run 1:
==> flow/design.v <==
`timescale 1ns / 1ps
module Multiplier_25 (
    input  wire               clk,
    input  wire signed [24:0] a,
    input  wire signed [24:0] b,
    output wire signed [49:0] p
);
reg signed [24:0] a_r, b_r;
reg signed [49:0] p_1, p_2, p_3;
always @(posedge clk) begin
    a_r <= a;
    b_r <= b;
    p_1 <= a_r * b_r;
    p_2 <= p_1;
    p_3 <= p_2;
end
assign p = p_3;
endmodule
`timescale 1ns / 1ps
module Power_Spec_Cal(
           input wire clk,
           input wire rst,
           input wire dv,
           input wire [9:0] xk_index,
           input wire [24:0] fft_data_out_re,
           input wire [24:0] fft_data_out_im,
           output reg [49:0] Power_Spec,		 
           output reg data_valid,				 
           output reg dv_FFT					 
       );
reg signed [24:0] fftout_re_d;
reg signed [24:0] fftout_im_d;
wire signed [49:0] re_square;
wire signed [49:0] im_square;
reg [0:2] dv_reg;
always @(posedge clk or posedge rst)
begin : PipelineRegister_process
    if (rst == 1'b1) begin
        fftout_re_d <= 25'sb0;
        fftout_im_d <= 25'sb0;
    end
    else begin
        fftout_re_d <= fft_data_out_re;
        fftout_im_d <= fft_data_out_im;
    end
end
Multiplier_25 Multiplier_RE (
                  .clk(clk),  
                  .a(fftout_re_d),  
                  .b(fftout_re_d),  
                  .p(re_square)  
              );
Multiplier_25 Multiplier_IM (
                  .clk(clk),  
                  .a(fftout_im_d),  
                  .b(fftout_im_d),  
                  .p(im_square)  
              );
always @(posedge clk or posedge rst)
begin
    if(rst == 1)
        Power_Spec <= 0;
    else
        Power_Spec <= re_square + im_square;
end
always @(posedge clk or posedge rst)
begin
    if(rst == 1)
        data_valid <= 0;
    else
        data_valid <= dv_reg[1];
end
always @(posedge clk or posedge rst)
begin
    if(rst == 1)
    begin
        dv_reg[0] <= 0;
        dv_reg[1] <= 0;
        dv_reg[2] <= 0;
    end
    else
    begin
        dv_reg[0] <= (dv & xk_index[9]);	 
        dv_reg[1] <= dv_reg[0];
        dv_reg[2] <= dv_reg[1];
    end
end
always @(posedge clk or posedge rst)
begin
    if(rst == 1)
    begin
        dv_FFT <= 0;
    end
    else
    begin
        dv_FFT <= dv;
    end
end
endmodule
==> flow/config.mk <==
export PLATFORM = sky130hd
export DESIGN_NAME = Power_Spec_Cal
export DESIGN_NICKNAME = Power_Spec_Cal
export VERILOG_FILES = /design/flow/design.v
export SDC_FILE = /design/flow/constraint.sdc
export NUM_CORES = 4
export LEC_CHECK = 0
export CAP_MARGIN = 20
export CELL_PAD_IN_SITES_DETAIL_PLACEMENT = 2
export CORE_ASPECT_RATIO = 0.63
export CORE_MARGIN = 2
export CORE_UTILIZATION = 40
export CTS_CLUSTER_DIAMETER = 64
export GPL_TIMING_DRIVEN = 0
export HOLD_SLACK_MARGIN = 0.18
export MAX_ROUTING_LAYER = met4
export PLACE_DENSITY_LB_ADDON = 0.04
export SLEW_MARGIN = 35
export TNS_END_PERCENT = 90
==> flow/constraint.sdc <==
create_clock -name core_clock -period 8.0 [get_ports {clk}]
set_input_delay 1.6000 -clock core_clock [delete_from_list [all_inputs] [get_ports {clk}]]
set_output_delay 1.6000 -clock core_clock [all_outputs]
set_load 0.01 [all_outputs]
run.sh (not shown) runs the stock make flow with config.mk's settings and CLKGATE_MAP_FILE=.
Run 1 completed; timing, DRC and antenna clean
diff inputs: run 1 => run 2
Settings: clearing TNS_END_PERCENT, which used to be 90; clearing MAX_ROUTING_LAYER, which used to be met4; swapping 2 for 10 in CORE_MARGIN; clearing CTS_CLUSTER_DIAMETER, which used to be 64; clearing PLACE_DENSITY_LB_ADDON, which used to be 0.04; clearing GPL_TIMING_DRIVEN, which used to be 0; clearing CELL_PAD_IN_SITES_DETAIL_PLACEMENT, which used to be 2; swapping 0.63 for 0.71 in CORE_ASPECT_RATIO; clearing HOLD_SLACK_MARGIN, which used to be 0.18; swapping 35 for 25 in SLEW_MARGIN.
--- outcome ---
- Run 2 ran to completion and came out clean on the timing, DRC and antenna checks.
- When run 2 is set beside run 1, its met3 track demand over resource turns out to be 2.2 points smaller.
- Going from run 1 to run 2, worst-skew pair later-pin latency shrinks by 0.03 ns.
- From run 1 to run 2 the numbers moved as follows: antenna diode instance count fell 6, number of cells on the critical path went down by 2, layout buffer count excluding clock buffers higher, pre-placement core utilization about even.
- Changes observed in run 2 relative to run 1: via count now sits lower; worst hold slack now sits at about the same level.
diff inputs: run 2 => run 3
Settings: swapping 10 for 2 in CORE_MARGIN; clearing CORE_ASPECT_RATIO, which used to be 0.71; putting PLACE_DENSITY at 0.6 where nothing was set; swapping 25 for 20 in SLEW_MARGIN; swapping 40 for 31 in CORE_UTILIZATION; swapping 8.0 for 10.9 in the clock period (ns, I/O delays scaled along).
## What came out
- Number of buffers other than clock buffers in the final layout (run 3 / run 2): 0.62
- Run 3 vs run 2: final routed wirelength across all metal layers up in run 3
- Comparing run 2 with run 3, the synthesized cell count came out essentially unchanged.
- Run 2 -> run 3: combinational share of cell area flat
- No stage failed in run 3, and the final checks on the layout all came back clean.
What run 4 does differently from run 3 at the input level:
Settings: a change of CORE_UTILIZATION from 31 to 69; a change of PLACE_DENSITY from 0.6 to 0.39; an added CTS_CLUSTER_DIAMETER of 367; an added ABC_AREA of 1; a change of the clock period (ns, I/O delays scaled along) from 10.9 to 6.36.
Notes after the runs:
- Finished, but not clean: run 4, with setup timing.
- Going from run 3 to run 4, non-clock buffer total of the final layout grew by more than 100%.
- Run 4 falls short of run 3 in setup slack of the most critical reg-to-reg path.
- Run 4: die area 0.087 sq mm below run 3
- Per the comparison of run 4 with run 3, post-layout minimum cycle time has decreased, post-route worst hold slack has increased, horizontal extent of the die has decreased, count of placed standard cells in the final layout, fillers left out has increased, Yosys chip area has increased.
- Between run 3 and run 4, the net count reported at finish is lower for run 3.
- Re number of synthesized register bits: no difference whatsoever between run 3 and run 4.


== build 73 ==
Starts from the design.v that is shown in full above.
Settings: LEC_CHECK=0, CAP_MARGIN=20, CELL_PAD_IN_SITES_DETAIL_PLACEMENT=2, CORE_ASPECT_RATIO=1.23, CORE_MARGIN=2, CORE_UTILIZATION=40, CTS_CLUSTER_DIAMETER=64, GPL_TIMING_DRIVEN=0, HOLD_SLACK_MARGIN=0.18, MAX_ROUTING_LAYER=met4, PLACE_DENSITY_LB_ADDON=0.04, SLEW_MARGIN=35, TNS_END_PERCENT=50; clock period 8.0 ns.
The following lists how build 35 was set up differently from build 73:
- an added CTS_CLUSTER_SIZE of 90
- a change of CORE_UTILIZATION from 40 to 64
- a deleted PLACE_DENSITY_LB_ADDON that had been 0.04
- a change of SLEW_MARGIN from 35 to 20
- a deleted HOLD_SLACK_MARGIN that had been 0.18
- a deleted TNS_END_PERCENT that had been 50
- an added SETUP_SLACK_MARGIN of 0.49
- a deleted CORE_ASPECT_RATIO that had been 1.23
- a deleted GPL_TIMING_DRIVEN that had been 0
- a deleted CTS_CLUSTER_DIAMETER that had been 64
- a deleted MAX_ROUTING_LAYER that had been met4
- a deleted CELL_PAD_IN_SITES_DETAIL_PLACEMENT that had been 2
- a change of the clock period (ns, I/O delays scaled along) from 8.0 to 3.65
--- outcome ---
- Build 35 -> stages 100% | layout checks FAIL | negative setup slack
- Measured against each other, build 35 and build 73 differ in hold slack, the higher figure coming from build 35.
- Build 73 has a higher critical-path maximum fanout than build 35.
- Build 73 -> build 35: total wire length after detailed routing decreased by more than 10%
- Build 73 has higher wire length per cell after detailed routing than build 35.
diff inputs: build 35 => build 92
- SETUP_SLACK_MARGIN changed from 0.49 to 1.65
- PLACE_DENSITY newly set to 0.65
- CORE_UTILIZATION changed from 64 to 72
- CTS_CLUSTER_SIZE removed (was 90)
- CAP_MARGIN changed from 20 to 35
- the clock period (ns, I/O delays scaled along) changed from 3.65 to 6.44
## What came out
Although build 92 finished all stages, its layout failed final checks on negative setup slack. Cmp build 35 and build 92 / first-pass GRT wire length / lower: build 35. Of build 35 and build 92, the lower area of all placed cells without fillers belongs to build 92.
diff inputs: build 92 => build 3
- swapping 72 for 17 in CORE_UTILIZATION
- clearing SETUP_SLACK_MARGIN, which used to be 1.65
- swapping 0.65 for 0.6 in PLACE_DENSITY
- swapping 35 for 20 in CAP_MARGIN
- swapping 6.44 for 7.69 in the clock period (ns, I/O delays scaled along)
Findings:
Build 3 ran to completion and came out clean on the timing, DRC and antenna checks.
The launch point of the worst path comes out Multiplier_IM.a_r[1]$_DFF_P_ in one run and Multiplier_RE.a_r[6]$_DFF_P_ in the other, namely in build 92 and build 3 respectively.
Build 3: routed wire length is 18 mm lower than what build 92 reported.
Build 3 -> build 92: async set-or-reset flop fraction in the synthesized netlist delta 0, exact match
Build 3 vs build 92, post-layout worst setup margin went up by 0.86 ns.
Sort build 92 and build 3 by number of inserted diodes, descending, and build 3 comes first.
Compared build 92 against build 3; deepest level of the CTS H-tree within noise.
The inputs of build 65 differ from those of build 3 as listed below.
- setting SETUP_SLACK_MARGIN to -0.38 for the first time
- changing CORE_UTILIZATION from 17 to 72
- changing PLACE_DENSITY from 0.6 to 0.63
- changing the clock period (ns, I/O delays scaled along) from 7.69 to 5.72
==> comparison <==
- Taking build 3 as the reference, in build 65 first-pass GRT wire length now larger; worst setup slack saw a decrease; routed length on met1 decreased by 7.8 mm relative to the old numbers.
- Build 65 vs. build 3: core area fell about 80%; clock skew fell 0.028 ns.
- To summarise build 65: no stage aborted, but the layout did not pass its checks, failing on negative setup slack.
